run 1:
Design awstm, start of the top module:
module awstm(
        pps,
        tevt,
        evt,
        rst_n,
        clk
    );
For scale: ~1600 cells after synthesis.
make LEC_CHECK=0 ABC_AREA=0 CAP_MARGIN=0 CELL_PAD_IN_SITES_GLOBAL_PLACEMENT=0 CORE_ASPECT_RATIO=0.89 CORE_MARGIN=2 CORE_UTILIZATION=71 CTS_CLUSTER_DIAMETER=356 CTS_CLUSTER_SIZE=14 GPL_TIMING_DRIVEN=1 HOLD_SLACK_MARGIN=0.29 MIN_ROUTING_LAYER=met1 PLACE_DENSITY_LB_ADDON=0.06 SETUP_SLACK_MARGIN=0.23 SLEW_MARGIN=10 finish   # period 0.799 ns
run.sh (not shown) runs the stock make flow with config.mk's settings and CLKGATE_MAP_FILE=.
In the summary table, run 1 is marked failed, with error DPL-0038 raised in detailed placement.
diff inputs: run 1 => run 2
- a change of SETUP_SLACK_MARGIN from 0.23 to 0.08
- a change of CORE_UTILIZATION from 71 to 68
- a change of CTS_CLUSTER_DIAMETER from 356 to 234
- a change of CTS_CLUSTER_SIZE from 14 to 52
- a deleted PLACE_DENSITY_LB_ADDON that had been 0.06
- a change of CORE_ASPECT_RATIO from 0.89 to 0.97
- a change of CAP_MARGIN from 0 to 20
- a deleted HOLD_SLACK_MARGIN that had been 0.29
- a change of ABC_AREA from 0 to 1
- a change of the clock period (ns, I/O delays scaled along) from 0.799 to 3.0
[summary]
The final layout from run 2, which completed every stage, passed the timing, design-rule and antenna checks at the end of the flow. Final weighted congestion of routability-driven global placement (lower): run 2. Relative to run 1, share of synthesized cell area in and, or, nand and nor gates has increased by 15 points in run 2. [compare] base=run 1 new=run 2: area fraction in full adders, half adders and majority gates now smaller, number of unique standard cell types used by synthesis went down about 44%. Summary of run 2 over run 1: die area rose by 0.0035 mm²; per-instance average area after synthesis fell by 25%. From run 1 to run 2 the numbers moved as follows: Yosys chip area went up, sequential area share after synthesis decreased by 3.4 points relative to the old numbers. Delta (run 2 minus run 1): and-or/or-and share of the synthesized area decreased 5.5 points, core footprint increased 19%, total standard cell area after synthesis increased about 12%.
Edits applied to the flow inputs when going from run 2 to run 3:
- clearing SETUP_SLACK_MARGIN, which used to be 0.08
- clearing CTS_CLUSTER_SIZE, which used to be 52
- clearing CTS_CLUSTER_DIAMETER, which used to be 234
- clearing ABC_AREA, which used to be 1
- clearing CELL_PAD_IN_SITES_GLOBAL_PLACEMENT, which used to be 0
- clearing GPL_TIMING_DRIVEN, which used to be 1
- swapping 10 for 20 in SLEW_MARGIN
- clearing MIN_ROUTING_LAYER, which used to be met1
- swapping 68 for 66 in CORE_UTILIZATION
- clearing CORE_ASPECT_RATIO, which used to be 0.97
- swapping 3.0 for 4.93 in the clock period (ns, I/O delays scaled along)
## What came out
- | upper clock frequency limit | run 3 vs run 2 | worse |
- Final weighted congestion in routability-driven placement came out lower on run 3 than on run 2.
- Between run 3 and run 2, the post-route DRC violation count does not differ in any meaningful way.
- From run 2 to run 3 the numbers moved as follows: flop share of the area now larger; area added between synthesis and finish now smaller; worst-case hold slack now larger.
- | ratio of routed vias to standard cells | higher: run 3 |
- A first element of the critical path of r_tmev_next[0]$_DFFE_PN0P_ is what run 3 shows, while r_tmev_next[15]$_DFFE_PN0P_ belongs to run 2.
- Slew at the pin with the worst max-slew slack for run 3 is higher than for run 2.
- Looking at area of the core across run 3 and run 2, the one that comes out higher is run 2.
- Compare run 3 and run 2 | via total after detailed routing lower: run 3
- Run 3 vs run 2 — count of distinct cell types in the synthesized netlist climbed by more than half
- Looking at standard cell with the maximum stage delay on the critical path, the sky130_fd_sc_hd__dfrtp_1 result is from run 2; the sky130_fd_sc_hd__nand2b_1 one comes from run 3.
For run 4, these inputs were changed with respect to run 3:
- PLACE_DENSITY now 0.6, previously not set
- CORE_UTILIZATION now 40, was 66
- the clock period (ns, I/O delays scaled along) now 4.27, was 4.93
Results
In run 4 relative to run 3, wire length on met3 had gone down by more than 10%. Between run 4 and run 3, met1 track utilization from global routing is lower for run 4, run 3 comes in above that. Run 4 against run 3: number of nets in the finished design went up about 0.7%; maximum number of pins on one net before global-route repair grew by 32; cell count along the critical path went up; global router's overall resource usage lower; final design area excluding fillers climbed 2.3%. Looking at signed area change from the synthesized netlist to the final layout, run 4 sits 2.5 points higher than run 3 does. The lower total wirelength of the detailed-routed design of run 4 and run 3 is in run 3. Run 4: leakage power figure higher than run 3. Compared with run 3, run 4 shows a higher switching power summed over all nets.

========
Starting RTL as in the previous note.
Settings: LEC_CHECK=0, ABC_AREA=1, CAP_MARGIN=5, CELL_PAD_IN_SITES_GLOBAL_PLACEMENT=0, CORE_ASPECT_RATIO=0.5, CORE_MARGIN=9, CORE_UTILIZATION=27, CTS_CLUSTER_DIAMETER=250, CTS_CLUSTER_SIZE=99, GPL_TIMING_DRIVEN=0, MIN_ROUTING_LAYER=met1, PLACE_DENSITY_LB_ADDON=0.07, SETUP_SLACK_MARGIN=-0.23, SLEW_MARGIN=10; clock period 2.52 ns.
The baseline completed and failed the layout checks on negative hold slack, negative setup slack.
Rerun with:
Settings changed: CORE_MARGIN 9 to 2, CORE_UTILIZATION 27 to 41.
Outcome: With this change the flow ran to the end with violations: negative setup slack. Final cell count goes down by 8.7%. Sequential share of layout area goes up by 1.0 points. Final area goes down by 4.4%. Via count goes down by 0.81%. Area after synthesis is unchanged.

========
awstm again, from the RTL that the note above started with.
make LEC_CHECK=0 ABC_AREA=1 CAP_MARGIN=0 CORE_ASPECT_RATIO=0.69 CORE_MARGIN=2 CORE_UTILIZATION=72 CTS_CLUSTER_SIZE=11 PLACE_DENSITY=0.37 SLEW_MARGIN=20 TNS_END_PERCENT=5 finish   # period 2.62 ns
The first run finished but failed the layout checks on setup timing.
Edit:
Settings changed: ABC_AREA 1 to not set, CAP_MARGIN 0 to 20, CORE_ASPECT_RATIO 0.69 to not set, CORE_UTILIZATION 72 to 27, CTS_CLUSTER_SIZE 11 to not set, PLACE_DENSITY 0.37 to 0.6, TNS_END_PERCENT 5 to not set.
Clock period 2.62 ns to 4.27 ns, I/O delays scaled along.
The new run finished clean.
Cell count is lower by 18%.
Final area shrinks by 14%.
Hold slack gets worse by 0.19 ns.
Non-clock buffer count shrinks by 121.
Via count decreases by 35%.
Clock power goes down by 38%.
Synthesized area fell by 11%.
Total power went down by 35%.
Edit:
Settings changed: ABC_AREA set to 1, CORE_UTILIZATION 27 to 72, CTS_CLUSTER_DIAMETER set to 30, CTS_CLUSTER_SIZE set to 16, SETUP_SLACK_MARGIN set to -0.16.
Clock period 4.27 ns to 2.37 ns, I/O delays scaled along.
What happened: The changed run stopped in global routing with GRT-0232; area after synthesis came out higher by 12%; die area came out lower by 57%; synthesized cell count came out higher by 50%.
Edit:
Settings changed: ABC_AREA 1 to not set, CORE_UTILIZATION 72 to 65, CTS_CLUSTER_DIAMETER 30 to not set, CTS_CLUSTER_SIZE 16 to 37, PLACE_DENSITY 0.6 to not set, SETUP_SLACK_MARGIN -0.16 to not set.
Clock period 2.37 ns to 5.37 ns, I/O delays scaled along.
This time the run ran to the end with no violations; synthesized cell count shrinks by 33%; die size falls by 1.5%; area after synthesis shrinks by 11%.
Edit:
Settings changed: CORE_UTILIZATION 65 to 68, CTS_CLUSTER_SIZE 37 to 35.
Die area drops by about 4.3%.
Via count climbs by 2.5%.
Flip-flop count does not change.
Register-to-register slack got worse by 0.12 ns.
Edit:
Settings changed: CORE_UTILIZATION 68 to 40, CTS_CLUSTER_SIZE 35 to not set, PLACE_DENSITY set to 0.6, SETUP_SLACK_MARGIN set to -0.24.
Clock period 5.37 ns to 4.27 ns, I/O delays scaled along.
Result:
- die size came out higher by 68%
- non-clock buffer count came out higher by 16
- global-route usage came out lower by 13 points
- cell count came out higher by 10%
Power and IR drop assume default switching activity.
